## config.mk

```make
export PLATFORM = sky130hd
export DESIGN_NAME = processor_arm
export DESIGN_NICKNAME = processor_arm
export VERILOG_FILES = /design/flow/design.v
export SDC_FILE = /design/flow/constraint.sdc
export NUM_CORES = 4
export LEC_CHECK = 0
export CAP_MARGIN = 20
export CORE_MARGIN = 2
export CORE_UTILIZATION = 40
export SLEW_MARGIN = 20
```

## constraint.sdc

```tcl
create_clock -name core_clock -period 10.6 [get_ports {CLOCK_50}]
set_input_delay 2.1200 -clock core_clock [delete_from_list [all_inputs] [get_ports {CLOCK_50}]]
set_output_delay 2.1200 -clock core_clock [all_outputs]
set_load 0.01 [all_outputs]
```

## design.v

```verilog
module adder #(parameter N = 64)
					(input logic [N-1:0] a, b,
					output logic [N-1:0] y);
	assign y = a + b;
endmodule
module alu (input logic [63:0] a, input logic [63:0] b, input logic [3:0] ALUControl,
				output logic [63:0] result, output logic zero);
	always_comb begin
		casez(ALUControl)
			4'b0000: result = a & b;
			4'b0001: result = a | b;
			4'b0010: result = a + b;
			4'b0110: result = a - b;
			4'b0111: result = b;
			default : result = 64'b1;
		endcase
		zero = result === '0 ? '1 : '0;
	end
endmodule
module aludec (input  logic [10:0] funct,  
					input  logic [1:0]  aluop,  
					output logic [3:0] alucontrol);  				
	always_comb
		if (aluop == 2'b00) alucontrol = 4'b0010;			 
		else if (aluop == 2'b01) alucontrol = 4'b0111; 	 
		else if((aluop == 2'b10)  & (funct == 11'b10001011000)) alucontrol = 4'b0010;	 
		else if((aluop == 2'b10)  & (funct == 11'b11001011000)) alucontrol = 4'b0110;	 
		else if((aluop == 2'b10)  & (funct == 11'b10001010000)) alucontrol = 4'b0000;	 
		else if((aluop == 2'b10)  & (funct == 11'b10101010000)) alucontrol = 4'b0001;	 
		else if((aluop == 2'b10)  & (funct == 11'b10010001000 || funct == 11'b10010001001)) alucontrol = 4'b0010;  
		else if((aluop == 2'b10)  & (funct == 11'b11010001000 || funct == 11'b11010001001)) alucontrol = 4'b0110;  
		else alucontrol = 4'b0000;
endmodule
module maindec(
    input logic [10:0] Op,
    output logic Reg2Loc, 
    output logic ALUSrc, 
    output logic MemtoReg, 
    output logic RegWrite, 
    output logic MemRead, 
    output logic MemWrite, 
    output logic Branch,
    output logic [1:0] ALUOp
);
    always_comb begin
        casez (Op)
            11'b111_1100_0010: {Reg2Loc, ALUSrc, MemtoReg, RegWrite, MemRead, MemWrite, Branch, ALUOp} = 9'b011110000; 
            11'b111_1100_0000: {Reg2Loc, ALUSrc, MemtoReg, RegWrite, MemRead, MemWrite, Branch, ALUOp} = 9'b110001000;
            11'b101_1010_0???: {Reg2Loc, ALUSrc, MemtoReg, RegWrite, MemRead, MemWrite, Branch, ALUOp} = 9'b100000101;
            11'b100_0101_1000, 
            11'b110_0101_1000, 
            11'b100_0101_0000, 
            11'b101_0101_0000: {Reg2Loc, ALUSrc, MemtoReg, RegWrite, MemRead, MemWrite, Branch, ALUOp} = 9'b000100010;
				11'b100_1000_100?,
				11'b110_1000_100?: {Reg2Loc, ALUSrc, MemtoReg, RegWrite, MemRead, MemWrite, Branch, ALUOp} = 9'b010100010;
            default: {Reg2Loc, ALUSrc, MemtoReg, RegWrite, MemRead, MemWrite, Branch, ALUOp} = 9'b000000000;
        endcase
    end
endmodule
module controller(input logic [10:0] instr,
						output logic [3:0] AluControl,						
						output logic reg2loc, regWrite, AluSrc, Branch,
											memtoReg, memRead, memWrite);
	logic [1:0] AluOp_s;
	maindec 	decPpal 	(.Op(instr), 
							.Reg2Loc(reg2loc), 
							.ALUSrc(AluSrc), 
							.MemtoReg(memtoReg), 
							.RegWrite(regWrite), 
							.MemRead(memRead), 
							.MemWrite(memWrite), 
							.Branch(Branch), 
							.ALUOp(AluOp_s));	
	aludec 	decAlu 	(.funct(instr), 
							.aluop(AluOp_s), 
							.alucontrol(AluControl));
endmodule
module flopr #(parameter N = 64) (input logic clk,
					input logic reset,
					input logic [N-1:0] d,
					output logic [N-1:0] q);
			always_ff @(posedge clk, posedge reset)
				if (reset) q <= 4'b0;
				else q <= d;
endmodule
module mux2 #(parameter N = 64)
				(input logic [N-1:0] d0, d1,
				input logic s,
				output logic [N-1:0] y);
	assign y = s ? d1 : d0;
endmodule
module sl2 #(parameter N = 64)
				(input logic [N-1:0] a,					
				output logic [N-1:0] y);
	assign y[0] = 1'b0;
	assign y[1] = 1'b0;
	assign y[63:2] = a[61:0];
endmodule
module signext(input logic [31:0] a, output logic [63:0] y);
	always_comb
		casez(a[31:21])
			11'b11111000010,  
			11'b11111000000:  
				y = {{55{a[20]}}, a[20:12]};  
			11'b10110100???:  
				y = {{45{a[23]}}, a[23:5]};  
			11'b100_1000_100?, 11'b110_1000_100?:  
				y = {{52{a[21]}}, a[21:10]};  
			default: y = 0;
		endcase
endmodule
module regfile(input logic clk, input logic we3, input logic [4:0] ra1,
					input logic [4:0] ra2, input logic [4:0] wa3, input logic [63:0] wd3,
					output logic [63:0] rd1, output logic [63:0] rd2);
	logic [63:0] registers [0:30];
	always @(*) begin
	  rd1 <= (ra1 == 5'd31) ? 64'd0 : registers[ra1];
	  rd2 <= (ra2 == 5'd31) ? 64'd0 : registers[ra2];
	end
	always_ff @(posedge clk) begin
	  if (we3 == 1 && wa3 != 5'd31) begin
			registers[wa3] <= wd3;
	  end
	end
endmodule
module fetch #(parameter N = 64)(input logic PCSrc_F,clk,reset,
					input logic [N-1:0] PCBranch_F,
					output logic [N-1:0] imem_addr_F);
	logic [N-1:0] add_out;
	logic [N-1:0] mux2_out;
	mux2 #(N) mux(add_out, PCBranch_F, PCSrc_F, mux2_out);
	flopr #(N) pc(clk, reset, mux2_out, imem_addr_F);
	adder #(N) add(imem_addr_F, N'('d4), add_out);
endmodule
module decode #(parameter N = 64)
					(input logic regWrite_D, reg2loc_D, clk,
					input logic [N-1:0] writeData3_D,
					input logic [31:0] instr_D,
					output logic [N-1:0] signImm_D, readData1_D, readData2_D, 
					input logic [4:0] wa3_D);  
	logic [4:0] ra2;			
	mux2 	#(5) 	ra2mux	(.d0(instr_D[20:16]), .d1(instr_D[4:0]), .s(reg2loc_D), .y(ra2));
	regfile 		registers(.clk(clk), .we3(regWrite_D), .ra1(instr_D[9:5]), .ra2(ra2), .wa3(wa3_D), 
								 .wd3(writeData3_D), .rd1(readData1_D), .rd2(readData2_D));
	signext 		ext		(.a(instr_D), .y(signImm_D));	
endmodule
module execute #(parameter N = 64)  
(
					input logic AluSrc,
					input logic [3:0] AluControl,
					input logic [N-1:0] PC_E, signImm_E, readData1_E, readData2_E,
					output logic [N-1:0] PCBranch_E, aluResult_E, writeData_E,
					output logic zero_E
	);
	logic [N-1:0] MUX_out;
	logic [N-1:0] sl2_out;
	sl2 sl2(signImm_E,sl2_out);
	mux2 mux(readData2_E, signImm_E, AluSrc, MUX_out);
	adder adder(PC_E,sl2_out,PCBranch_E);
	alu alu(readData1_E,MUX_out,AluControl,aluResult_E, zero_E);
	assign writeData_E = readData2_E;
endmodule
module memory 	(input logic Branch_M, zero_M,					
					output logic PCSrc_M);
	assign PCSrc_M = Branch_M & zero_M;
endmodule
module writeback #(parameter N = 64)
					(input logic [N-1:0] aluResult_W, DM_readData_W,
					input logic memtoReg,
					output logic [N-1:0] writeData3_W);					
	mux2 #(64) MtoRmux (.d0(aluResult_W), .d1(DM_readData_W), .s(memtoReg), .y(writeData3_W));
endmodule
module datapath #(parameter N = 64)
					(input logic reset, clk,
					input logic reg2loc,									
					input logic AluSrc,
					input logic [3:0] AluControl,
					input logic	Branch,
					input logic memRead,
					input logic memWrite,
					input logic regWrite,	
					input logic memtoReg,									
					input logic [31:0] IM_readData,
					input logic [N-1:0] DM_readData,
					output logic [N-1:0] IM_addr, DM_addr, DM_writeData,
					output logic DM_writeEnable, DM_readEnable );					
	logic PCSrc;
	logic [N-1:0] PCBranch_E, aluResult_E, writeData_E, writeData3; 
	logic [N-1:0] signImm_D, readData1_D, readData2_D;
	logic zero_E;
	logic [95:0] qIF_ID;
	logic [270:0] qID_EX;
	logic [202:0] qEX_MEM;
	logic [134:0] qMEM_WB;
	fetch 	#(64) 	FETCH 	(.PCSrc_F(PCSrc),
										.clk(clk),
										.reset(reset),
										.PCBranch_F(qEX_MEM[197:134]),
										.imem_addr_F(IM_addr));								
	flopr 	#(96)		IF_ID 	(.clk(clk),
										.reset(reset), 
										.d({IM_addr, IM_readData}),
										.q(qIF_ID));
	decode 	#(64) 	DECODE 	(.regWrite_D(qMEM_WB[134]),
										.reg2loc_D(reg2loc), 
										.clk(clk),
										.writeData3_D(writeData3),
										.instr_D(qIF_ID[31:0]), 
										.signImm_D(signImm_D), 
										.readData1_D(readData1_D),
										.readData2_D(readData2_D),
										.wa3_D(qMEM_WB[4:0]));				
	flopr 	#(271)	ID_EX 	(.clk(clk),
										.reset(reset), 
										.d({AluSrc, AluControl, Branch, memRead, memWrite, regWrite, memtoReg,	
											qIF_ID[95:32], signImm_D, readData1_D, readData2_D, qIF_ID[4:0]}),
										.q(qID_EX));	
	execute 	#(64) 	EXECUTE 	(.AluSrc(qID_EX[270]),
										.AluControl(qID_EX[269:266]),
										.PC_E(qID_EX[260:197]), 
										.signImm_E(qID_EX[196:133]), 
										.readData1_E(qID_EX[132:69]), 
										.readData2_E(qID_EX[68:5]), 
										.PCBranch_E(PCBranch_E), 
										.aluResult_E(aluResult_E), 
										.writeData_E(writeData_E), 
										.zero_E(zero_E));											
	flopr 	#(203)	EX_MEM 	(.clk(clk),
										.reset(reset), 
										.d({qID_EX[265:261], PCBranch_E, zero_E, aluResult_E, writeData_E, qID_EX[4:0]}),
										.q(qEX_MEM));	
	memory				MEMORY	(.Branch_M(qEX_MEM[202]), 
										.zero_M(qEX_MEM[133]), 
										.PCSrc_M(PCSrc));
	assign DM_writeData = qEX_MEM[68:5];
	assign DM_addr = qEX_MEM[132:69];
	assign DM_writeEnable = qEX_MEM[200];
	assign DM_readEnable = qEX_MEM[201];
	flopr 	#(135)	MEM_WB 	(.clk(clk),
										.reset(reset), 
										.d({qEX_MEM[199:198], qEX_MEM[132:69],	DM_readData, qEX_MEM[4:0]}),
										.q(qMEM_WB));
	writeback #(64) 	WRITEBACK (.aluResult_W(qMEM_WB[132:69]), 
										.DM_readData_W(qMEM_WB[68:5]), 
										.memtoReg(qMEM_WB[133]), 
										.writeData3_W(writeData3));		
endmodule
module processor_arm #(parameter N = 64)
							(input logic CLOCK_50, reset,
							output logic [N-1:0] IM_addr,
							input  logic [31:0] IM_readData,
							output logic [N-1:0] DM_writeData, DM_addr,
							output logic DM_writeEnable, DM_readEnable,
							input  logic [N-1:0] DM_readData);
	logic [31:0] q;
	logic [3:0] AluControl;
	logic reg2loc, regWrite, AluSrc, Branch, memtoReg, memRead, memWrite;
	logic [10:0] instr;
	assign q = IM_readData;
	controller 		c 			(.instr(instr), 
									.AluControl(AluControl), 
									.reg2loc(reg2loc), 
									.regWrite(regWrite), 
									.AluSrc(AluSrc), 
									.Branch(Branch),
									.memtoReg(memtoReg), 
									.memRead(memRead), 
									.memWrite(memWrite));
	datapath #(64) dp 		(.reset(reset), 
									.clk(CLOCK_50), 
									.reg2loc(reg2loc), 
									.AluSrc(AluSrc), 
									.AluControl(AluControl), 
									.Branch(Branch), 
									.memRead(memRead),
									.memWrite(memWrite), 
									.regWrite(regWrite), 
									.memtoReg(memtoReg), 
									.IM_readData(q), 
									.DM_readData(DM_readData), 
									.IM_addr(IM_addr), 
									.DM_addr(DM_addr), 
									.DM_writeData(DM_writeData), 
									.DM_writeEnable(DM_writeEnable), 
									.DM_readEnable(DM_readEnable));				
	flopr #(11)		IF_ID_TOP(.clk(CLOCK_50),
									.reset(reset), 
									.d(q[31:21]), 
									.q(instr));
endmodule
```

## run.sh

```bash
#!/bin/bash
# the make line also repeats each setting of config.mk as NAME=value (left out here)
make -C /OpenROAD-flow-scripts/flow DESIGN_CONFIG=/design/flow/config.mk WORK_HOME=/design/flow/orfs CLKGATE_MAP_FILE= finish
```

==> notes.md, run 1 <==
Implementation numbers.

- The total die size is 0.324 mm^2.
- The synthesis stats list as the most numerous cell sky130_fd_sc_hd__nand2_1.
- The primary flip-flop cell chosen by synthesis mapping is sky130_fd_sc_hd__edfxtp_1.
- The number of hold buffers added after CTS was 0.
- The number of nets in the layout is 10300.
- The synthesized chip area reported by yosys is ~0.13 mm^2.
- Recorded from the global router log, the overflow total was 0.
- For this design the total switching power over the nets is between 0.008 and 0.009 W.
- Yosys stat counts 10100 cells in the synthesized netlist.
- The final design area excluding fillers is 0.145 mm^2.
- During I/O placement, the number of pins put on the boundary was 292.
- After layout, the design draws a total of 0.0284 W.
- The placed instances occupy a cell area of 0.134 mm^2.
- The launching element of the worst setup path is dp.ID_EX.q[270].
- The multi-input combinational cells in the finished layout cover a total of 0.0465 mm^2.
- After Yosys synthesis, and, or, nand and nor cells account for around an eighth of the synthesized area.
- The worst register-to-register path depth is 24.
- Per the breakdown, switching nets consume 28.4% of all power.
- In the routed layout, each cell is associated on average with a via count of just over 6.
- The post-detailed-route DRC marker count is 0.
- The number of antenna violations at the first check in global routing is 27.
- In this run the power density over the cells is 197 mW/mm^2.
- The starting density of the core is about two fifths.
- The CTS tree is built.
- The critical path ends at dp.EX_MEM.q[133].
- The number of synthesized register bits is 2705.
- In this run the horizontal extent of the chip is 569 um.
- STA classifies the critical path startpoint as a flop.
- The clock tree buffer depth is 4.
- The fraction of the mapped netlist area in adder cells is about 1.7%.
- Power attributed to the clock group is approximately 0.011 W.
- The total stage count of the critical path is 24.
- After synthesis the cells add up to 0.128 mm^2.
- The flow ran to the end and the layout has no timing, DRC or antenna violations.
- The endpoint kind of the worst setup timing path is a flop.
- Excluding fillers, the count of instances in the completed layout stands at 14500.
- The floorplan step set the die height to 569 um.
- In the finished design, the share of the clock period the worst path needs comes to 86.7%.
- The layout overhead on the synthesized area is 13.1%.
- The average wire length per cell after detail routing is between 30 and 40 um.
- The smallest clock period supported by the final layout is computed as 9.19 ns.
- Once detailed placement completed, the half-perimeter wirelength came to 260000 um.
- Counting the warning lines in the Yosys log gives 11.
- Global routing used 26.5% of the available tracks across all layers.
- Summing the areas of all xor and xnor instances in the mapped netlist gives approximately 1.5% of the synthesized area.
- Clock latency on the worst-skew pair, taken at its later pin, is 0.95 ns.
- Listed in order, past its start point the critical path passes buf_4 > mux2i_1 > o211ai_1 > nor3_1 > nand4_1 > nor2_1 > nand4b_1 > or3b_2 > o31ai_1 > o21ai_0 > xnor2_1 > ha_1 > a21oi_1 > o21ai_0 > a221oi_1 > o21ai_0 > a2111oi_1 > o31ai_1 > xnor2_1 > a221o_1 > or4b_1 > or4_1 > or4_1 > nor4_2.
- The biggest slice of the total power is consumed by sequential cells.
- The tree built by TritonCTS fans out to 2705 sinks.
- A synthesized cell averages approximately 13 um^2.
- Per the run summary, max-cap violations total 0.
- The max-slew headroom at the worst pin is between 10% and 20%.
- For reference, the placement row count at floorplan is 207.
- The fraction of registers with async set/reset is 26.7%.
- The peak ir drop on the vdd network is 0.144 mV.
- The total negative setup slack is 0 ns.
- The distinct cell type count of the synthesized netlist is 89.
- The post-CTS repair timing setup buffer count is 0.
- The post-detailed-routing wire length is 440000 um.
- The last timing report of the flow puts the setup violation total at 0.
- The number of max-slew violations in the final report is 0.
- Per the synthesis report, the AND-OR/OR-AND share of the synthesized area is 8.17%.
- Looking at the critical path, the highest net fanout was 52.
- The cell sitting at the root of the clock tree is a sky130_fd_sc_hd__clkbuf_16.
- The number of enable flip-flop cells is 1984.
- The worst slack on hold paths is 0.323 ns.
- In this run the critical register-to-register path is captured at dp.EX_MEM.q[133].
- Across the routed clock network, the largest skew measured is 0.0699 ns.
- The number of buffers added on ports is 291.
- Yosys reports the multiplexer fraction of the synthesized area as about 12%.
- The transition at the pin with the smallest max-transition slack is 1.23 ns.
- The number of global-route vias before repair is 87700.
- The slowest stage of the critical path belongs to the cell sky130_fd_sc_hd__o31ai_1.
- In this run the tools logged warnings totalling 93.
- The startpoint of the most critical hold path is dp.IF_ID.q[86].
- The clock H-tree reported by CTS has 5 levels.
- The first global-routing pass estimated 628000 um of wire.
- The proportion of power drawn by combinational gates is 14.9%.
- The leakage component of the power was reported as approximately 52 nW.
- The type of the worst min-delay path is reg -> reg.
- Setup repair after global routing left no endpoint under its margin.
- The fmax is between 0.1 and 0.15 GHz.
- The clock-pin slew on the worst setup and hold paths is 0.06 ns.
- The critical path in this run is classified as reg -> reg.
- The violation tally recorded at the end of detailed-routing iteration 0 is 10700.
- The remaining number of nets flagged by the antenna check after routing is 0.
- The total area of sequential cells is 0.0777 mm^2.
- The largest family of logic cells by area is simple AND/OR/NAND/NOR gates.
- The hold violation count in the final report is 0.
- The timing report shows the most common cell along the critical path to be sky130_fd_sc_hd__o21ai_0.
- The launch point of the worst reg-to-reg path is dp.ID_EX.q[270].
- Among all stages on the critical path, the maximum delay recorded is 0.69 ns.
- The synthesis report lists the most area-consuming cells as sky130_fd_sc_hd__edfxtp_1 47%, sky130_fd_sc_hd__dfrtp_1 14%, sky130_fd_sc_hd__mux4_2 10%, sky130_fd_sc_hd__nand2_1 6.7%, sky130_fd_sc_hd__a311oi_1 2.6%.
- Entering global routing, the biggest net connects 182 pins.
- In the hold timing report, the worst path depth is 0.
- In this run, power in flip-flops and latches comes to 0.0135 W.
- The commonest cells after synthesis are 2265 x sky130_fd_sc_hd__nand2_1, 1984 x sky130_fd_sc_hd__edfxtp_1, 721 x sky130_fd_sc_hd__dfrtp_1.
- The gate family responsible for the most delay along the worst path is simple AND/OR/NAND/NOR gates.
- Counting tap cells, the placed design contains a total of 13900 instances.
- The buffer and inverter count on the worst path is 1.
- The data required time at the worst endpoint is 11.40 ns.
- When the netlist entered floorplanning its net count stood at 10300.
- The post-cts repair resize count is 0.
- The total CTS buffers is approximately 310.
- The worst-case hold path end point is dp.ID_EX.q[251].
- The share of power burned in the clock network is 37.6%.
- The synthesized instance count is 10100.
- The core footprint is around 0.32 mm^2.
- The count of TritonRoute iterations in the first routing pass is 6.
- Per the detail_route report, the via count comes to 89900.
- At the worst endpoint, the arrival time is 9.99 ns.
- The library cell occupying the most area in the post-synthesis netlist is sky130_fd_sc_hd__edfxtp_1.
- In this run, power in combinational logic comes to 0.00423 W.
- The worst setup slack for register-to-register paths is 1.41 ns.
- The portion of synthesized cell area occupied by the leading cell type is 46.6%.
- The final RePlAce weighted congestion is approximately 0.94.
- For this run, the register share of the synthesized area comes to 60.7%.
- The final layout report lists a filler cell count of roughly 28000.
- Per report_power, the sequential group accounts for a little under half of the total.
- In the power breakdown, the internal column shows 0.0204 W.
## per-stage QoR
stage	utilization (%)	setup WS [ns]
6_report	45.5	1.41
5_1_grt	45.4	0.923
4_1_cts	45.4	1.43
3_5_place_dp	42.3	1.51
3_3_place_gp	42.2	1.62
2_1_floorplan	-	-1.40
## layer usage
metal	track usage (%)	share of wire, %
met5	0	0.017
met4	14.2	6.2
met3	4.79	9.4
met2	41.3	46
met1	35.4	39
## final cells by class
class	count	share of cell area, %
sequential	2705	53.7
antenna	11	0.0190
clock buffer	412	5.87
tap	4180	3.62
clock inverter	152	1.14
timing repair buffer	474	3.25
inverter	83	0.218
multi-input combinational	6477	32.2
==> run 2, diff against run 1 <==
CAP_MARGIN = 10   (was 20)
CORE_UTILIZATION = 70   (was 40)
CTS_CLUSTER_DIAMETER = 29   (was not set)
CTS_CLUSTER_SIZE = 43   (was not set)
SETUP_SLACK_MARGIN = 1.68   (was not set)
TNS_END_PERCENT = 5   (was not set)
clock period = 6.44 ns   (was 10.6 ns; I/O delays follow)
==> run 2 against run 1 <==
Compared with the run above:
- now fails the layout checks on setup timing
- synthesized cell count is the same
- synthesized area unchanged
- clock-buffer cell count rose by 154
- cell count shrank 6.2%
- highest routed layer unchanged
- total power up 100%
- clock skew increased by 0.013 ns
- global-route usage up 25 points
- sequential power is 63% higher
- sequential share of layout area shrank 4.0 points
- maximum frequency is 29% higher
- non-clock buffer count increased by 574
==> notes.md, run 2 <==
Implementation numbers.

- The reported net switching power is 0.0160 W.
- The wire length of the first global-routing pass is 695000 um.
- Yosys mapped the design onto 89 distinct sky130hd cell types.
- The level count of the clock H-tree is 5.
- The simple-gate portion of the synthesized area is about an eighth.
- The tightest hold path in the finished design has a slack of 0.340 ns.
- In this run the cell area of the synthesized design comes to approximately 0.13 mm^2.
- The portion of synthesized cell area occupied by the leading cell type is 46.6%.
- Using the TritonRoute via totals, the vias-per-cell ratio works out to between 7 and 8.
- Of the total synthesized cell area, the portion taken by full adders, half adders and majority gates is between 1.5 and 2%.
- For reference, the top cells by count after synthesis are 2265 x sky130_fd_sc_hd__nand2_1, 1984 x sky130_fd_sc_hd__edfxtp_1, 721 x sky130_fd_sc_hd__dfrtp_1.
- The flow measured a signed area growth from synthesis to layout of 22.1%.
- The HPWL after detailed placement is 255000 um.
- The gate family responsible for the most delay along the worst path is simple AND/OR/NAND/NOR gates.
- The worst register-to-register path depth is 31.
- The routed length on met2 is 210000 um.
- The number of antenna violations at the first check in global routing is 36.
- Per the post-run analysis, buffers plus inverters along the critical path come to 5.
- The share of total power dissipated in sequential elements is 38.5%.
- The reg-to-reg critical path endpoint is dp.EX_MEM.q[133].
- The DRC violation total left in the routed layout is recorded as 0.
- Based on the critical path, the design can be clocked at up to approximately 0.14 GHz.
- Data arrives at the worst endpoint at 7.99 ns.
- The smallest clock period supported by the final layout is computed as just over 7 ns.
- In this run the worst setup path begins at dp.ID_EX.q[270].
- TritonCTS built the clock tree.
- The clock tree buffer depth is 4.
- The number of nets in the layout is ~11000.
- The number of global-route vias before repair is around 100k.
- Yosys reported that registers with async set or reset make up 26.7%.
- The standby leakage power is 58.9 nW.
- The slack of the critical path is -0.680 ns.
- The number of buffers added on ports is 291.
- In this run the worst path has a maximum fanout of 5.
- The power group with the highest consumption is the clock network.
- The sequential cells in the finished layout cover a total of 0.0776 mm^2.
- In this run, power in combinational logic comes to 0.00903 W.
- The transition at the pin with the smallest max-transition slack is 1.32 ns.
- The worst-case hold path end point is dp.ID_EX.q[233].
- The clock-pin slew on the worst setup and hold paths is roughly 0.050 ns.
- In the synthesized netlist, the dominant kind of combinational cell is simple AND/OR/NAND/NOR gates.
- The final max-slew violation count recorded for this run is 0.
- The number of nets in the synthesized netlist is 10300.
- Sorting the Yosys area breakdown by cell type puts at the top sky130_fd_sc_hd__edfxtp_1.
- The data required time at the worst endpoint is 7.31 ns.
- The worst hold path passes through 0 cells.
- The synthesized instance count is a little over 10000.
- The type of the worst min-delay path is reg -> reg.
- Before antenna repair, the detailed router went through 12 iterations.
- Detailed routing inserted a total of 104000 vias.
- The length of routed wiring on met1 is 148000 um.
- The boundary pin count is 292.
- The number of synthesized register bits is 2705.
- Summed over the clock group, the power is 0.0262 W.
- The portion of the clock cycle consumed by the worst path in the final layout is 111%.
- The flow ran to the end, but the layout failed its checks.
- The commonest register cell is sky130_fd_sc_hd__edfxtp_1.
- The startpoint kind of the worst setup timing path is a flop.
- The highest metal layer used by the detailed router is met5.
- The flow reports that combinational logic draws 15.8% of the design power.
- In this run the core area contains 156 standard-cell rows.
- Setup repair after global routing could not meet its margin everywhere.
- Wires add up to 496000 um.
- The synthesized netlist has a Yosys-reported chip area of 0.128 mm^2.
- In the post-synthesis netlist, the cell with the most instances is sky130_fd_sc_hd__nand2_1.
- The starting density of the core is 70.6%.
- The clock root buffer is sky130_fd_sc_hd__clkbuf_16.
- Summing over the stages, the warning tally comes to 63.
- Total global-route track usage over all layers is approximately half.
- The total CTS buffers is roughly 500.
- The slowest stage of the critical path is the sky130_fd_sc_hd__dfrtp_4 cell.
- For reference, the most critical setup path is categorized as reg -> reg.
- The cell-mix breakdown from Yosys lists the compound-gate area share as 8.17%.
- The final worst clock skew is between 0.08 and 0.09 ns.
- The die is approximately 430 um tall.
- In this run the layout check failures are setup timing.
- The switching portion of total power comes to between 20% and 30%.
- The worst-case max-slew headroom was logged as 12.1%.
- The floorplan step defined a core boundary enclosing 0.181 mm^2.
- The clock latency on the worst-skew pair is roughly 1.0 ns.
- The timing report gives the worst reg2reg path a setup slack of -0.68 ns.
- The final RePlAce weighted congestion is 1.05.
- Among all stages on the critical path, the maximum delay recorded is 0.49 ns.
- The synthesized netlist was found by Yosys to have between 10000 and 15000 cells.
- Endpoints with negative setup slack in the final report add up to 1.
- The number of clock sinks came to between 2000 and 3000.
- Per report_power, the clock group accounts for 45.7% of the total.
- Leaving out buffers and inverters, the combinational logic in the layout accounts for 0.0484 mm^2.
- In this run the maximum-capacitance check reported violations numbering 0.
- The power per unit of standard cell area is roughly 370 mW/mm^2.
- The number of DRC markers after the initial detailed-route iteration is ~21000.
- The peak ir drop on the vdd network is 0.372 mV.
- The remaining number of nets flagged by the antenna check after routing is 0.
- The parity-gate share of the synthesized area counting xor and xnor cells is under 10%.
- In the Yosys report, the sequential cells make up slightly above 60% of the chip area.
- For this run the aggregate overflow at the end of global routing stands at 0.
- The library cell appearing most often on the critical path is sky130_fd_sc_hd__buf_4.
- The floorplan step defined a die boundary enclosing 0.186 mm^2.
- Entering global routing, the biggest net connects 151 pins.
- The wire length on met3 is 89200 um.
- Logged for this run, the post-placement worst setup slack is -1.94 ns.
- The critical path ends at dp.EX_MEM.q[133].
- In the post-synthesis netlist, the biggest area contributors are sky130_fd_sc_hd__edfxtp_1 47%, sky130_fd_sc_hd__dfrtp_1 14%, sky130_fd_sc_hd__mux4_2 10%, sky130_fd_sc_hd__nand2_1 6.7%, sky130_fd_sc_hd__a311oi_1 2.6%.
- The multiplexer fraction of the synthesized cell area is 12.2%.
- The number of filler cells placed in the layout is 7535.
- The internal portion of the total power is roughly 0.041 W.
- TritonRoute output was used to compute an average wire per cell of roughly 37 um.
- The die is ~430 um wide.
- The startpoint of the most critical hold path is dp.IF_ID.q[68].
- The synthesized area per cell is between 10 and 15 um^2.
- The launch point of the worst register-to-register path is recorded as dp.ID_EX.q[270].
- The endpoint kind of the worst setup timing path is a flop.
- Sequential cells consume a total of 0.0220 W.
- The total stage count of the critical path is 31.
- Counting endpoints that fail hold in the final report gives 0.
- The synthesis warning total is 11.
- The number of enable flip-flop cells is approximately 2000.
[run 2: stage by stage]
| step | setup TNS, ns | utilization, % | total power, W | cells | instance area (um^2) |
|---|---|---|---|---|---|
| floorplan | -3406.93 | - | 0.0262 | 10100 | 128000 |
| global placement | -2.84 | 75.6 | 0.0301 | 12700 | 137000 |
| detailed placement | -2.82 | 75.6 | 0.0303 | 12700 | 137000 |
| CTS | -0.660 | 85.1 | 0.0562 | 13600 | 154000 |
| global route | -0.939 | 86.1 | 0.0581 | 13600 | 156000 |
| finish | -0.680 | 86.1 | 0.0572 | 13600 | 156000 |
[run 2: per-layer routing]
metal / up-vias / global-route usage (%)
met5: - / 0
met3: 3595 / 20.3
met1: 49400 / 64.5
met4: 42 / 37.7
met2: 11700 / 74.6
li1: 39600 / -
[run 2: timing repair]
| action | CTS | global route |
|---|---|---|
| setup buffers | 14 | 5 |
| setup endpoints to repair | 106 | 120 |
| hold buffers | 0 | 0 |
| resized | 86 | 395 |
| pin swaps | 38 | 116 |
| gates cloned | 1 | 0 |
[run 2: layout make-up]
class / count / share of cell area (%)
Timing Repair Buffer: 1048 / 6.38
Clock buffer: 566 / 8.41
Clock inverter: 334 / 2.29
Inverter: 83 / 0.204
Tap cell: 2370 / 1.90
Multi-Input combinational cell: 6477 / 31.0
Antenna cell: 13 / 0.0208
Sequential cell: 2705 / 49.8
==> run 3, diff against run 2 <==
CAP_MARGIN = 20   (was 10)
CTS_CLUSTER_DIAMETER = 27   (was 29)
CTS_CLUSTER_SIZE = 13   (was 43)
GPL_ROUTABILITY_DRIVEN = 0   (was not set)
HOLD_SLACK_MARGIN = -0.04   (was not set)
PLACE_DENSITY_LB_ADDON = 0.06   (was not set)
SETUP_SLACK_MARGIN = 1.35   (was 1.68)
TNS_END_PERCENT = 100   (was 5)
clock period = 5.27 ns   (was 6.44 ns; I/O delays follow)
==> run 3 against run 2 <==
Compared with the run above:
- worst hold slack better by 0.0043 ns
- worst setup slack got worse by 1.7 ns
- still fails the layout checks on setup timing
- die size stayed put
- maximum frequency fell by 6.5%
- synthesized area stayed put
- largest power group unchanged
- total power grew 32%
- routed wire length is 0.68% higher
- design area up 3.7%
==> notes.md, run 3 <==
Implementation numbers.

- The global route total overflow is 0.
- STA reports the tightest min-delay check as being of type reg -> reg.
- The critical path crosses 28 cells after its start point.
- The global-route total usage across every layer is about 52%.
- The analysis reports a worst IR drop on VDD of 0.539 mV.
- Per the final report, max-transition violations number 0.
- The number of nets in the synthesized netlist is 10300.
- The worst setup slack for register-to-register paths is -2.35 ns.
- The power drawn by the clock network is between 0.03 and 0.04 W.
- The chip area line in the Yosys stat output reads 0.128 mm^2.
- The violated checks flagged are setup timing.
- The aoi/oai-family share of the synthesized area is 8.17%.
- Entering global routing, the biggest net connects 111 pins.
- In the power breakdown, the biggest contributor is the clock network.
- For reference, the clock transition at the flip-flops on the worst setup and hold paths is 0.05 ns.
- The worst hold path terminates at dp.ID_EX.q[257].
- The total area of sequential cells is 0.0776 mm^2.
- The power per unit of standard cell area is 466 mW/mm^2.
- After filler insertion, the fill cell instance count of the layout stands at 6566.
- The number of cells in the yosys synthesis report is 10100.
- The transition at the pin with the smallest max-transition slack is 1.27 ns.
- For this run, the share of the core covered by cells in the final layout is between 80% and 90%.
- The level count of the clock H-tree is 6.
- Buffers placed on the I/O ports in this run total approximately 290.
- The distinct cell type count of the synthesized netlist is around 89.
- For this run, the detailed router's first-pass iteration total came to 20.
- The synthesized area per cell is 12.6 um^2.
- The end-of-flow timing check tallies setup violations at 38.
- The number of buffers and inverters on the critical path is 5.
- During I/O placement, the number of pins put on the boundary was 292.
- The commonest cells after synthesis are 2265 x sky130_fd_sc_hd__nand2_1, 1984 x sky130_fd_sc_hd__edfxtp_1, 721 x sky130_fd_sc_hd__dfrtp_1.
- Counting cells, the worst reg-to-reg path comes to 28.
- In this run the most critical hold path is launched from dp.IF_ID.q[92].
- The slack of the critical path is -2.35 ns.
- The clock root buffer is sky130_fd_sc_hd__clkbuf_16.
- The largest stage delay on the critical path is between 0.6 and 0.7 ns.
- For the final database, setup skew stands at 0.0498 ns.
- After synthesis, the share of cell area in mux cells is about an eighth.
- Of the synthesized area, sequential elements account for between 60% and 70%.
- In this run the critical register-to-register path is launched from dp.ID_EX.q[270].
- The endpoint kind of the worst setup timing path is a flop.
- The number of maximum-capacitance violations recorded for the run is 0.
- Of the combinational cells, the family taking the most area is simple AND/OR/NAND/NOR gates.
- Once synthesis finished, the tally of register bits stood at 2705.
- The CTS tree is built.
- The reg-to-reg critical path endpoint is dp.EX_MEM.q[133].
- The die is between 400 and 500 um wide.
- The number of nets in the layout is ~11000.
- The hold violation count in the final report is 0.
- The number of antenna violations at the first check in global routing is 34.
- The post-detailed-routing wire length is approximately 500000 um.
- Counting flops with a built-in enable in the synthesized netlist gives between 1500 and 2000.
- The tightest hold path in the finished design has a slack of 0.344 ns.
- The primary flip-flop cell chosen by synthesis mapping is sky130_fd_sc_hd__edfxtp_1.
- On met1, the global router reports a usage of about 62%.
- Data on the critical path arrives at its endpoint at 8.49 ns.
- Summing the areas of all and, or, nand and nor instances in the mapped netlist gives 12.6% of the synthesized area.
- The internal cell power is 0.0549 W.
- OpenSTA lists the critical path endpoint as dp.EX_MEM.q[133].
- Counting along the longest clock path gives a buffer depth of 4.
- The routed layout reports a DRC error count of 0.
- The leakage power in the latest report is 62.1 nW.
- Yosys reported that registers with async set or reset make up 26.7%.
- Across all checked pins, the minimum headroom to the slew limit is 12.9%.
- The kind of cell with the highest combined delay along the critical path is simple AND/OR/NAND/NOR gates.
- Setup repair after global routing could not meet its margin everywhere.
- The data required time at the worst endpoint is 6.14 ns.
- After Yosys synthesis, full adders, half adders and majority gates account for roughly 1.7% of the synthesized area.
- The cell depth of the worst hold path is 0.
- Net switching is 27.3% of the power.
- Per the detail_route report, the via count comes to 107000.
- The portion of the clock cycle consumed by the worst path in the final layout is 145%.
- The total die size is 0.186 mm^2.
- The clock latency on the worst-skew pair is 1.01 ns.
- The share of power burned in the clock network is between 40% and 50%.
- The portion of synthesized cell area occupied by the leading cell type is 46.6%.
- The synthesis warning total is 11.
- STA classifies the critical path startpoint as a flop.
- The wire length of the first global-routing pass is 706000 um.
- In this run the worst path has a maximum fanout of 8.
- For the finished layout, the period the worst path requires is 7.62 ns.
- For reference, the top cells by area after synthesis are sky130_fd_sc_hd__edfxtp_1 47%, sky130_fd_sc_hd__dfrtp_1 14%, sky130_fd_sc_hd__mux4_2 10%, sky130_fd_sc_hd__nand2_1 6.7%, sky130_fd_sc_hd__a311oi_1 2.6%.
- The proportion of power drawn by combinational gates is 15.5%.
- The remaining number of nets flagged by the antenna check after routing is 0.
- TritonCTS created 578 clock buffers.
- The netlist area before placement is 0.128 mm^2.
- The count of warning messages emitted by the tools is 37.
- Once placement completed, the tool counted placed cells totaling 12900.
- The synthesized instance count is approximately 10000.
- Clock tree synthesis found a total of 2705 sinks.
- The combined area of the multi-input logic cells is 0.0485 mm^2.
- The parity-gate share of the synthesized area counting xor and xnor cells is 1.49%.
- Excluding fillers, the count of instances in the completed layout stands at 14000.
- Compared with the post-synthesis result, the final layout area differs by 26.6%.
- The number of hold-repair buffers added at the cts stage is 0.
- The launching element of the worst setup path is dp.ID_EX.q[270].
- The run finished, with violations left.
- The number of global-route vias before repair came to 107000.
- The core footprint is 0.181 mm^2.
- The highest clock rate this design can be run at is 0.131 GHz.
- The library cell occupying the most area in the post-synthesis netlist is sky130_fd_sc_hd__edfxtp_1.
- Per report_power, the Sequential row totals 0.0270 W.
- By startpoint and endpoint, the worst setup path is classified as reg -> reg.
- Sequential cells account for 35.7% of the total power.
- The number of DRC markers after the initial detailed-route iteration is between 20000 and 25000.
- Summing internal, switching and leakage power gives 0.0755 W.
- After global routing, the most crowded layer is met2.
- The reported net switching power is 0.0206 W.
- Before placement the cells fill 70.6% of the core.
- The number of rows in the core area is 156.
- Power attributed to combinational cells is 0.0117 W.
- The most common cell in the synthesized netlist is sky130_fd_sc_hd__nand2_1.
- Looking at the critical path, the single cell with the biggest stage delay is sky130_fd_sc_hd__or4_4.
- The global routing report lists met2 layer usage as 75.1%.
- The HPWL after detailed placement is 274000 um.
- Per the detail_route report, vias per standard cell equal 7.66.
- Measured along the y axis, the die boundary spans roughly 430 um.
- For this run, global-route usage on met3 was measured as about 20%.
- The average wire length per cell after detail routing is 35.6 um.
==> run 3: area by class of cell <==
type	instances	area share (%)
Tap cell	2370	1.83
Multi-Input combinational cell	6477	30.0
Clock inverter	323	2.31
Timing Repair Buffer	1344	7.87
Antenna cell	17	0.0263
Sequential cell	2705	48.0
Clock buffer	709	9.78
Inverter	83	0.199
==> run 3: metrics by stage <==
step / setup TNS, ns / worst slack (ns) / cell area, um^2
after floorplan: -4082.68 / -5.66 / 128000
after global placement: -19.12 / -2.21 / 139000
after detailed placement: -22.26 / -2.35 / 139000
after CTS: -8.49 / -2.13 / 160000
after global routing: -31.98 / -2.72 / 162000
final: -20.26 / -2.35 / 162000
==> run 3: repair_timing <==
action / 4_1_cts / 5_1_grt
cloned: 2 / 1
gates resized: 284 / 311
endpoints found under the setup margin: 142 / 149
setup buffers: 33 / 46
pin swaps: 103 / 119
==> run 3: metal layers <==
metal	up-vias	wire length, um
met4	30	58500
met3	3945	87300
met2	12200	211000
li1	40400	-
met5	-	206
met1	50900	143000
==> run 4, diff against run 3 <==
CORE_UTILIZATION = 72   (was 70)
CTS_CLUSTER_DIAMETER = not set   (was 27)
CTS_CLUSTER_SIZE = 17   (was 13)
GPL_ROUTABILITY_DRIVEN = not set   (was 0)
HOLD_SLACK_MARGIN = not set   (was -0.04)
PLACE_DENSITY_LB_ADDON = not set   (was 0.06)
SETUP_SLACK_MARGIN = not set   (was 1.35)
TNS_END_PERCENT = not set   (was 100)
clock period = 6.5 ns   (was 5.27 ns; I/O delays follow)
==> run 4 against run 3 <==
Compared with the run above:
- the layout still fails its checks (setup timing)
- cell count decreased by 6.5%
- first-iteration DRC count decreased by 11%
- largest power group is now sequential cells
- register-to-register slack improved by 1.8 ns
- clock power shrank 56%
- utilization down 6.6 points
- non-clock buffer count down 334
- total power down 39%
- combinational power is 28% lower
- largest cell class unchanged
- clock-buffer cell count is 331 lower
- critical endpoint unchanged
==> notes.md, run 4 <==
Implementation numbers.

- The flow ran to the end, but the layout failed its checks.
- The layout checks failed on setup timing.
- The via count of the routed design is about 100000.
- The combined area of the multi-input logic cells is around 0.047 mm^2.
- The net count of the finished layout is 10800.
- The number of enable flip-flop cells is 1984.
- The setup check on the worst reg-to-reg path leaves a slack of -0.56 ns.
- The clock latency on the worst-skew pair is 1.00 ns.
- The level count of the clock H-tree is 5.
- The HPWL after detailed placement is 264000 um.
- STA classifies the critical path endpoint as a flop.
- The sequential cell power is 0.0217 W.
- On met2, the global router reports a usage of 73.0%.
- Clock network power for this build is 0.0161 W.
- The launch point of the worst reg-to-reg path is dp.ID_EX.q[270].
- The count of TritonRoute iterations in the first routing pass is 7.
- The worst register-to-register path has a depth of 28.
- The count of nets left with antenna violations once routing finished came out at 0.
- Counting the warning lines in the Yosys log gives 11.
- For reference, the top cells by area after synthesis are sky130_fd_sc_hd__edfxtp_1 47%, sky130_fd_sc_hd__dfrtp_1 14%, sky130_fd_sc_hd__mux4_2 10%, sky130_fd_sc_hd__nand2_1 6.7%, sky130_fd_sc_hd__a311oi_1 2.6%.
- The multiplexer fraction of the synthesized cell area is roughly 12%.
- The script logs the ratio of routed vias to standard cells as 7.58.
- The power in combinational cells is about 0.0084 W.
- The number of cells in the yosys synthesis report is a little over 10000.
- The fraction of the mapped netlist area in adder cells is roughly 1.7%.
- For this block, the routed nets add up to between 400000 and 500000 um of wire.
- Ranked by instance count, the synthesized netlist is headed by 2265 x sky130_fd_sc_hd__nand2_1, 1984 x sky130_fd_sc_hd__edfxtp_1, 721 x sky130_fd_sc_hd__dfrtp_1.
- The peak ir drop on the vdd network is approximately 0.32 mV.
- The number of global-route vias before repair is 98700.
- The worst-case hold path end point is dp.ID_EX.q[214].
- The slowest stage cell on the critical path is sky130_fd_sc_hd__nor2_1.
- The number of nets handed over by synthesis was 10300.
- The tree is rooted in a sky130_fd_sc_hd__clkbuf_16.
- The number of hold-repair buffers added at the cts stage is 0.
- Once the floorplan was initialized, standard cells occupied between 70 and 80% of the core.
- The simple-gate portion of the synthesized area is 12.6%.
- The cell area that synthesis handed to floorplanning was around 0.13 mm^2.
- The library cell appearing most often on the critical path is sky130_fd_sc_hd__buf_4.
- Entering global routing, the biggest net connects 137 pins.
- In this run the number of cells on the critical path is 28.
- The floorplan step set the die width to 425 um.
- TritonCTS built the clock tree.
- The reg-to-reg critical path endpoint is dp.EX_MEM.q[133].
- The portion of the post-synthesis area used by sequential elements is 60.7%.
- On the final layout, the worst clock skew is 0.0678 ns.
- Setup slack on the critical path of the routed design comes to -0.555 ns.
- The boundary pin count is 292.
- The number of rows in the core area is ~150.
- The busiest layer in global routing is met2.
- The timing report notes that buffer and inverter cells on the critical path total 9.
- Recorded from the global router log, the overflow total was 0.
- The number of buffers added on ports is around 290.
- The total die size is 0.181 mm^2.
- The data required time reported for the critical path is 7.35 ns.
- After the first detailed-routing iteration, the DRC count stood at 17900.
- Along the worst path, the maximum fanout reaches 13.
- The power per unit of standard cell area is 317 mW/mm^2.
- Overall routing resource usage recorded by global route was 51.0%.
- The worst hold path belongs to the class reg -> reg.
- The hold violation count in the final report is 0.
- The data arrival time reported for the critical path is 7.90 ns.
- Summing all flip-flop and latch instances after layout gives 0.0776 mm^2.
- The worst setup path is of the reg -> reg kind.
- The number of clock sinks seen by CTS is approximately 2700.
- The overall power consumption is 0.0463 W.
- Summing over the stages, the warning tally comes to 70.
- The worst setup path endpoint is dp.EX_MEM.q[133].
- The startpoint of the most critical hold path is dp.IF_ID.q[49].
- The standby leakage power is 54.5 nW.
- The startpoint kind of the worst setup timing path is a flop.
- The synthesis run identifies the leading combinational cell family as simple AND/OR/NAND/NOR gates.
- The vertical die dimension reported for this design is about 430 um.
- The number of max-slew violations in the final report is 0.
- The synthesized chip area reported by yosys is 0.128 mm^2.
- The cell type that accounts for the most area after synthesis is sky130_fd_sc_hd__edfxtp_1.
- The gate family responsible for the most delay along the worst path is simple AND/OR/NAND/NOR gates.
- In the power breakdown, the internal column shows 0.0332 W.
- The total CTS buffers is 285.
- The transition at the pin with the smallest max-transition slack is between 1 and 1.5 ns.
- The synthesized instance count is 10100.
- Of the total power, combinational logic draws 18.2%.
- The most common cell in the synthesized netlist is sky130_fd_sc_hd__nand2_1.
- The number of filler cells placed in the layout is roughly 8600.
- The number of synthesized register bits is between 2000 and 3000.
- For the finished layout, the period the worst path requires is 7.06 ns.
- The cell-mix breakdown from Yosys lists the compound-gate area share as 8.17%.
- The number of antenna violations at the first check in global routing is around 41.
- The power group with the highest consumption is sequential cells.
- The clock-pin slew on the worst setup and hold paths is 0.06 ns.
- The post-detailed-route DRC marker count is 0.
- The average wire length per cell after detail routing is 35.1 um.
- The launching element of the worst setup path is dp.ID_EX.q[270].
- Global routing consumed, on the met3 layer, 18.7% of the routing resources.
- The share of total power dissipated in sequential elements is 47.0%.
- The distinct cell type count of the synthesized netlist is 89.
- The reported net switching power is ~0.013 W.
- The max-slew headroom at the worst pin is 22.8%.
- Looking at the cell usage after synthesis, the top flip-flop cell is sky130_fd_sc_hd__edfxtp_1.
- The share of total power dissipated in the clock network is 34.8%.
- In this build the clock could be raised as far as about 0.14 GHz.
- The core region is 0.176 mm^2.
- The wire length of the first global-routing pass is 660000 um.
- Looking at the clock tree report, the maximum root-to-sink buffer count equals 4.
- The switching portion of total power comes to between 20% and 30%.
- Setup repair after global routing could not meet its margin everywhere.
- The final setup violation count is 1.
- The tool flagged a number of max-cap violations equal to 0.
- The synthesized area per cell is 12.6 um^2.
- The final RePlAce weighted congestion is 1.06.
- From synthesis to final layout, the design area changed by 14.2%.
- The final cell count without fillers is between 10000 and 15000.
- The fraction of registers with async set/reset is 26.7%.
- The largest stage delay on the critical path is 0.51 ns.
- met1 track demand over resource after global routing is 63.5%.
- The parity-gate share of the synthesized area counting xor and xnor cells is 1.49%.
- The cell depth of the worst hold path is 0.
- The total instance count after detailed placement is 12600.
- After synthesis, the largest area contributor takes up between 40% and 50% of total cell area.
- The final timing summary puts the cycle share of the worst path at 109%.
[run 4: final cells by class]
type,instances,area share (%)
well taps,2340,2.01
clock buffers,378,5.35
flip-flops and latches,2705,53.2
clock inverters,118,0.781
multi-input cells,6477,32.0
diodes,11,0.0189
inverters,83,0.218
repair buffers,1010,6.40
[run 4: through the flow]
| step | setup WS [ns] | cell area, um^2 | utilization [%] | TNS, ns | hold slack, ns |
|---|---|---|---|---|---|
| finish | -0.555 | 146000 | 82.8 | -0.555 | 0.341 |
| global route | -0.720 | 146000 | 82.8 | -0.824 | 0.348 |
| CTS | -0.805 | 146000 | 82.7 | -0.805 | 0.341 |
| detailed placement | -1.18 | 137000 | 77.5 | -1.32 | 0.335 |
| global placement | -1.07 | 137000 | 77.5 | -1.23 | 0.332 |
| floorplan | -4.68 | 128000 | - | -3371.68 | 0.331 |
[run 4: metal layers]
metal / vias up / wire [um]
met3: 2977 / 77400
met1: 47400 / 140000
met5: - / 306
met4: 48 / 46300
li1: 38800 / -
met2: 10200 / 196000
[run 4: what timing repair did]
| item | CTS | global route |
|---|---|---|
| pin swaps | 18 | 13 |
| gates cloned | 1 | 0 |
| endpoints found under the setup margin | 3 | 5 |
| resized | 27 | 25 |
| buffers inserted | 5 | 5 |
==> run 5, diff against run 4 <==
CAP_MARGIN = 15   (was 20)
CORE_UTILIZATION = 70   (was 72)
CTS_CLUSTER_DIAMETER = 29   (was not set)
CTS_CLUSTER_SIZE = 43   (was 17)
SETUP_SLACK_MARGIN = -0.44   (was not set)
clock period = 5.57 ns   (was 6.5 ns; I/O delays follow)
==> run 5 against run 4 <==
Compared with the run above:
- the layout still fails its checks (setup timing)
- synthesized cell count unchanged
- total power up 45%
- maximum frequency down 6.1%
- sequential share of layout area is 3.5 points lower
- register-to-register slack worse by 1.4 ns
- critical path depth is 1 higher
- flip-flop count did not move
- critical endpoint unchanged
- largest cell class unchanged
- largest power group is now the clock network
==> notes.md, run 5 <==
Implementation numbers.

- The script extracted a total leakage power of 59.6 nW.
- Checking hold timing, the worst path is listed with class reg -> reg.
- The layout report lists the multi-input gate area as 0.0470 mm^2.
- The total CTS buffers is between 400 and 500.
- The registers of the reported paths see a clock transition of 0.05 ns.
- Warnings raised by the tools during the run amount to 50.
- Per the final report, max-transition violations number 0.
- Total power normalized to cell area comes to around 430 mW/mm^2.
- For this run, the detailed router's first-pass iteration total came to 14.
- The number of antenna violations at the first check in global routing was 36.
- Yosys reports the multiplexer fraction of the synthesized area as 12.2%.
- The global-route total usage across every layer is 54.1%.
- The synthesized instance count is 10100.
- The number of DRC markers after the initial detailed-route iteration is 21900.
- From left edge to right edge, the die measures 431 um.
- The portion of the clock cycle consumed by the worst path in the final layout is 135%.
- The cell depth of the worst hold path is 0.
- The per-cell via count in the routed design is 7.73.
- The worst-case max-slew headroom was logged as 19.1%.
- TritonCTS built the clock tree.
- The parity-gate share of the synthesized area counting xor and xnor cells is around 1.5%.
- The average instance in the mapped netlist occupies 12.6 um^2.
- The cell count of the worst reg-to-reg path is 29.
- The power drawn by the clock network is 0.0312 W.
- Looking at area per cell type in the netlist, the leader is sky130_fd_sc_hd__edfxtp_1.
- The final worst clock skew is about 0.096 ns.
- The routed design shows a wire length per standard cell of between 30 and 40 um.
- For the worst reg-to-reg path, the endpoint reported by OpenROAD is dp.EX_MEM.q[133].
- CTS built an H-tree with a depth of 5.
- The post-synth register bit count is 2705.
- The synthesized chip area reported by yosys is 0.128 mm^2.
- Summed over all layers, the global routing overflow is 0.
- The initial utilization of the core area, before any placement, comes to 70.6%.
- The analysis attributes to net switching a power of approximately 0.019 W.
- In this run the VDD rail shows a maximum IR drop of a little over 0.5 mV.
- Counting flops with an async set or reset pin after synthesis yields a share of 26.7%.
- The largest family of logic cells by area is simple AND/OR/NAND/NOR gates.
- The launching element of the worst setup path is dp.ID_EX.q[270].
- The layout overhead on the synthesized area is 22.4%.
- The gate family responsible for the most delay along the worst path is simple AND/OR/NAND/NOR gates.
- The finished layout holds 13800 standard cells, fillers aside.
- The post-detailed-routing wire length is 506000 um.
- The number of clock sinks seen by CTS is around 2700.
- Yosys reports that the most numerous cell types are 2265 x sky130_fd_sc_hd__nand2_1, 1984 x sky130_fd_sc_hd__edfxtp_1, 721 x sky130_fd_sc_hd__dfrtp_1.
- The wire length of the first global-routing pass is 725000 um.
- The number of global-route vias before repair is about 110k.
- Looking at the power breakdown, sequential logic takes 37.8% of the total.
- The worst-case hold path end point is dp.ID_EX.q[218].
- Including well taps, the total number of placed cells is 12800.
- TritonRoute reported its final design rule violation total as 0.
- The power group with the highest consumption is the clock network.
- The slowest stage of the critical path belongs to the cell sky130_fd_sc_hd__or4_4.
- After routing, the total negative slack on setup checks comes to -6.27 ns.
- The detailed router placed 106000 vias in this run.
- Of the total power, the clock network draws approximately 46%.
- The total die size is 0.186 mm^2.
- The minimum clock period after layout is ~7.5 ns.
- The combinational power reported by the tool is 0.0106 W.
- The maximum net fanout on the critical path is 3.
- Internal power comes to between 0.04 and 0.05 W.
- The root buffer cell chosen for the clock tree is sky130_fd_sc_hd__clkbuf_16.
- Counting the fill cells in the layout gives approximately 7400.
- The worst setup path is of the reg -> reg kind.
- Yosys attributes the largest share of cell area to sky130_fd_sc_hd__edfxtp_1 47%, sky130_fd_sc_hd__dfrtp_1 14%, sky130_fd_sc_hd__mux4_2 10%, sky130_fd_sc_hd__nand2_1 6.7%, sky130_fd_sc_hd__a311oi_1 2.6%.
- In the final report, the number of endpoints failing setup comes to 21.
- The number of nets in the synthesized netlist is between 10000 and 15000.
- The HPWL after detailed placement is 266000 um.
- The number of rows in the core area is 156.
- The portion of synthesized cell area occupied by the leading cell type is 46.6%.
- The finished cells cover 0.156 mm^2.
- The worst setup path is captured at a flop.
- Across all setup checks in the final design, the least slack found is -1.94 ns.
- The number of nets in the layout is 11200.
- The placed instance area is between 0.1 and 0.15 mm^2.
- The number of maximum-capacitance violations recorded for the run is 0.
- Setup repair after global routing could not meet its margin everywhere.
- The region available for standard cell placement spans 0.181 mm^2.
- The most critical setup path has its endpoint at dp.EX_MEM.q[133].
- The arrival time of the worst setup path is roughly 8.4 ns.
- After Yosys synthesis, and, or, nand and nor cells account for 12.6% of the synthesized area.
- Of the total synthesized cell area, the portion taken by AND-OR and OR-AND cells is approximately 8.2%.
- Looking at the clock tree report, the maximum root-to-sink buffer count equals 4.
- The die extent in y is between 400 and 500 um.
- After synthesis the cells add up to between 0.1 and 0.15 mm^2.
- Net switching is between 20 and 30% of the power.
- The flow ran to the end, but the layout failed its checks.
- The layout report lists the combined flip-flop and latch area as ~0.078 mm^2.
- Per the Yosys statistics, synthesis produced 10100 cells.
- Summing the sequential cell areas from Yosys gives 60.7% of the chip area.
- The distinct cell type count of the synthesized netlist is 89.
- The number of enable flip-flop cells is 1984.
- Counting buffers and inverters, the worst setup path is 29 cells deep.
- The setup check on the worst reg-to-reg path leaves a slack of -1.94 ns.
- The final RePlAce weighted congestion is 1.01.
- The startpoint of the most critical hold path is dp.IF_ID.q[53].
- The synthesized netlist devotes under 10% of its cell area to adder and majority cells.
- A clean result was blocked by setup timing.
- The clock latency on the worst-skew pair is 1.07 ns.
- The critical path endpoint has a required time of approximately 6.5 ns.
- Sequential power for this build is 0.0254 W.
- The overall power consumption is 0.0672 W.
- The most common cell in the synthesized netlist is sky130_fd_sc_hd__nand2_1.
- Among all stages on the critical path, the maximum delay recorded is 0.58 ns.
- The placement report lists the number of port buffers as about 290.
- Before CTS, the worst setup slack after placement is -2.38 ns.
- The number of hold-repair buffers added at the cts stage is 0.
- The fmax is 0.133 GHz.
- The primary flip-flop cell chosen by synthesis mapping is sky130_fd_sc_hd__edfxtp_1.
- The worst setup path is launched from a flop.
- The timing report notes that buffer and inverter cells on the critical path total 3.
- The boundary pin count is 292.
- The largest net degree at the start of global routing is approximately 140.
- Counting endpoints that fail hold in the final report gives 0.
- The synthesis warning total is 11.
- The remaining number of nets flagged by the antenna check after routing is 0.
- The transition time recorded at the tightest slew-check pin is 1.18 ns.
- The proportion of power drawn by combinational gates is between 15 and 20%.
- The worst register-to-register path begins at dp.ID_EX.q[270].
==> run 5: layout make-up <==
class	instances	share of cell area (%)
Clock inverter	328	2.48
Sequential cell	2705	49.7
Tap cell	2370	1.90
Antenna cell	18	0.0288
Timing Repair Buffer	1211	7.19
Clock buffer	583	8.48
Multi-Input combinational cell	6477	30.1
Inverter	83	0.202
==> run 5: timing repair <==
action                                 4_1_cts  5_1_grt
cloned                                       0        1
resized                                     34       80
setup endpoints to repair                   20       21
endpoints found under the hold margin        0        0
setup buffers                                6        8
pin swaps                                   15       34
==> run 5: metrics by stage <==
step	hold slack (ns)	utilization (%)
4_1_cts	0.339	86.1
3_5_place_dp	0.335	76.5
5_1_grt	0.351	86.3
2_1_floorplan	0.331	-
6_report	0.339	86.3
3_3_place_gp	0.332	76.5
==> run 5: per-layer routing <==
layer | global-route usage (%) | up-vias | wire, um
li1 | - | 39900 | -
met1 | 64.6 | 50100 | 147000
met2 | 77.7 | 12300 | 214000
met3 | 23.7 | 4056 | 90300
met4 | 41.3 | 30 | 54200
met5 | 0.0260 | - | 229
==> run 6, diff against run 5 <==
ABC_AREA = 0   (was not set)
CAP_MARGIN = 20   (was 15)
CELL_PAD_IN_SITES_DETAIL_PLACEMENT = 1   (was not set)
CELL_PAD_IN_SITES_GLOBAL_PLACEMENT = 1   (was not set)
CORE_ASPECT_RATIO = 1.93   (was not set)
CORE_UTILIZATION = 40   (was 70)
CTS_CLUSTER_DIAMETER = not set   (was 29)
CTS_CLUSTER_SIZE = 79   (was 43)
GPL_ROUTABILITY_DRIVEN = 0   (was not set)
SETUP_SLACK_MARGIN = not set   (was -0.44)
clock period = 7.35 ns   (was 5.57 ns; I/O delays follow)
==> run 6 against run 5 <==
Compared with the run above:
- the layout still fails its checks (setup timing)
- worst setup slack better by 1.8 ns
- synthesized cell count is the same
- clock power is 55% lower
- flip-flop count did not move
- synthesized area unchanged
- via count decreased by 13%
- global-route usage shrank 23 points
- combinational power decreased by 32%
- sequential share of layout area rose by 3.5 points
- utilization shrank 40 points
- die size up 74%
- critical path type unchanged
- largest cell class unchanged
- largest power group is now sequential cells
- highest routed layer unchanged
==> notes.md, run 6 <==
Implementation numbers.

- The number of rows in the core area is 288.
- For this run, the final setup violation count is recorded as 1.
- The startpoint identified for the worst register-to-register timing path is dp.ID_EX.q[270].
- For this run, the post-layout net count is 10500.
- The average wire length per cell after detail routing is 35.0 um.
- The internal cell power is roughly 0.029 W.
- The distinct cell type count of the synthesized netlist is 89.
- The initial utilization of the core area, before any placement, comes to ~40%.
- The count of TritonRoute iterations in the first routing pass is 6.
- The largest single stage delay on the critical path is 0.58 ns.
- Summing every instance area after synthesis gives approximately 0.13 mm^2.
- Summed over all cells, the static leakage comes to 53.2 nW.
- The number of cells in the yosys synthesis report is 10100.
- Along the worst hold path, the cell count comes to 0.
- The flow ran to the end, but the layout failed its checks.
- The number of maximum-capacitance violations is 0.
- The total CTS buffers is roughly 270.
- The worst-case hold path end point is dp.ID_EX.q[247].
- Per STA, the worst path accumulates the most delay in the family simple AND/OR/NAND/NOR gates.
- The met1 routing resource usage after global routing is 36.4%.
- Of the total synthesized cell area, the portion taken by full adders, half adders and majority gates is 1.70%.
- The reasons given for failing layout checks are setup timing.
- In this run, power in the clock network comes to 0.0141 W.
- The hold violation count in the final report is 0.
- The critical path contains buffers and inverters numbering 2 combined.
- Post-synthesis, Yosys gives the total cell area as 0.128 mm^2.
- The endpoint identified for the worst register-to-register timing path is dp.EX_MEM.q[133].
- The HPWL after detailed placement is 321000 um.
- TritonRoute reported its final design rule violation total as 0.
- Post-synth the commonest register cell is sky130_fd_sc_hd__edfxtp_1.
- The slack of the critical path is -0.194 ns.
- Per the placement log, port buffering inserted a little under 300 buffers.
- The design draws 0.0406 W.
- The switching portion of total power comes to just under 30%.
- The placed instance area is 0.137 mm^2.
- The number of global-route vias before repair is 98100.
- The number of warnings reported in the stage logs is 65.
- The clock latency on the worst-skew pair is 0.92 ns.
- Across all register-to-register paths, the minimum setup slack is -0.19 ns.
- The transition at the pin with the smallest max-transition slack is 1.26 ns.
- Per STA, the startpoint of the critical path is dp.ID_EX.q[270].
- After synthesis, the share of flip-flops with an asynchronous set or reset is around a quarter.
- The average instance in the mapped netlist occupies 12.6 um^2.
- The number of max-slew violations in the final report is 0.
- The data required time at the worst endpoint is 8.14 ns.
- The number of clock sinks seen by CTS is 2705.
- The parity-gate share of the synthesized area counting xor and xnor cells is 1.49%.
- Looking at the critical path, the single cell with the biggest stage delay is sky130_fd_sc_hd__or4_4.
- The boundary pin count is 292.
- The data arrival time reported for the critical path is 8.33 ns.
- The sequential group share of total power is 47.5%.
- The total negative setup slack is -0.194 ns.
- The most common cell in the synthesized netlist is sky130_fd_sc_hd__nand2_1.
- The die is 789 um tall.
- The wire length of the first global-routing pass is 726000 um.
- Summing the sequential cell areas from Yosys gives 60.7% of the chip area.
- The power in combinational cells is between 0.007 and 0.008 W.
- In the post-synthesis netlist, the biggest area contributors are sky130_fd_sc_hd__edfxtp_1 47%, sky130_fd_sc_hd__dfrtp_1 14%, sky130_fd_sc_hd__mux4_2 10%, sky130_fd_sc_hd__nand2_1 6.7%, sky130_fd_sc_hd__a311oi_1 2.6%.
- The final worst clock skew is 0.0585 ns.
- The flow reports that combinational logic draws 17.7% of the design power.
- In this run, the synthesized area fraction spent on AND-OR/OR-AND gates is recorded as 8.17%.
- The cell type that accounts for the most area after synthesis is sky130_fd_sc_hd__edfxtp_1.
- The minimum clock period after layout is 7.54 ns.
- The detailed router finished its first iteration with 8457 violations.
- The level count of the clock H-tree is 5.
- Of the post-synthesis cell area, the part taken by muxes is 12.2%.
- STA classifies the critical path startpoint as a flop.
- The busiest layer in global routing is met2.
- The per-cell via count in the routed design is 6.28.
- The critical path is of the reg -> reg type.
- The worst setup path endpoint is dp.EX_MEM.q[133].
- Per the OpenROAD timing report, the critical path contains 28 cells.
- The reported net switching power is 0.0118 W.
- The clock-pin slew on the worst setup and hold paths is 0.06 ns.
- The remaining number of nets flagged by the antenna check after routing is 0.
- The number of enable flip-flop cells is between 1500 and 2000.
- The sequential power reported by the tool is 0.0193 W.
- The region available for standard cell placement spans 0.318 mm^2.
- The simple-gate portion of the synthesized area is 12.6%.
- The global-route total usage across every layer is 31.4%.
- In this run the full chip footprint comes out at roughly 0.32 mm^2.
- The clock tree buffer depth is 4.
- Among the non-sequential cells, simple AND/OR/NAND/NOR gates take the most area.
- Synthesis produced a netlist with a net count of 10300.
- In the global route stage, met2 resource usage came out at a little over half.
- The timing report shows the most common cell along the critical path to be sky130_fd_sc_hd__or4_4.
- The number of antenna violations at the first check in global routing came to 34.
- Once layout is complete, the utilization of the core stands at 45.9%.
- The power report attributes to the clock group a share of a little over a third.
- The final timing summary puts the cycle share of the worst path at 103%.
- The maximum net fanout on the critical path is 4.
- For reference, the top cells by count after synthesis are 2265 x sky130_fd_sc_hd__nand2_1, 1984 x sky130_fd_sc_hd__edfxtp_1, 721 x sky130_fd_sc_hd__dfrtp_1.
- The peak ir drop on the vdd network is 0.225 mV.
- The largest net degree at the start of global routing is 149.
- After technology mapping, the gate count stands at 10100.
- The power per unit of standard cell area is 278 mW/mm^2.
- The via count of the routed design is 92600.
- Summed over all layers, the global routing overflow is 0.
- The cell count of the worst reg-to-reg path is 28.
- Ranked by power, first place goes to sequential cells.
- In this run the biggest area consumer among cell types represents 46.6% of the synthesized area.
- The synthesis warning total is 11.
- The global routing report lists met3 layer usage as 4.09%.
- With fillers left out, the area of the finished cells amounts to 0.146 mm^2.
- The die extent in x is 411 um.
- Compared with the post-synthesis result, the final layout area differs by 14.4%.
- The startpoint of the most critical hold path is dp.IF_ID.q[82].
- The clock root buffer is sky130_fd_sc_hd__clkbuf_16.
- The max-slew headroom at the worst pin is 15.9%.
- The endpoint kind of the worst setup timing path is a flop.
- The routed design has 516000 um of wire.
- The number of synthesized register bits is ~2700.
- The tightest min-delay check is of the reg -> reg type.
- Setup repair after global routing could not meet its margin everywhere.
- The CTS tree is built.
- The fmax is 0.133 GHz.
run 6: area by class of cell:
cell class,count,area (um^2)
Fill cell,32300,172000
Clock inverter,107,1060
Tap cell,4205,5260
Multi-Input combinational cell,6477,46700
Sequential cell,2705,77700
Clock buffer,369,7650
Inverter,83,318
Antenna cell,22,55.1
Timing Repair Buffer,763,7440
run 6: routing by layer:
metal  share of wire (%)  up-vias
met5               0.015        -
met1                  36    49000
met3                 6.0     1403
met2                  50     3862
li1                    -    38300
met4                 8.4       12
run 6: repair_timing:
action / CTS / global route
resized: 31 / 11
hold buffers: 0 / 0
endpoints found under the setup margin: 1 / 1
pin swaps: 15 / 1
buffers inserted: 5 / 0
cloned: 1 / 0
run 6: stage by stage:
| step | hold slack (ns) | cells | setup slack [ns] |
|---|---|---|---|
| final | 0.347 | 14700 | -0.194 |
| after global routing | 0.354 | 14700 | -0.353 |
| after CTS | 0.350 | 14700 | -0.0883 |
| after detailed placement | 0.336 | 14200 | -1.09 |
| after global placement | 0.334 | 14200 | -0.920 |
| after floorplan | 0.331 | 10100 | -4.00 |
Power is estimated from default activity; no workload was simulated.
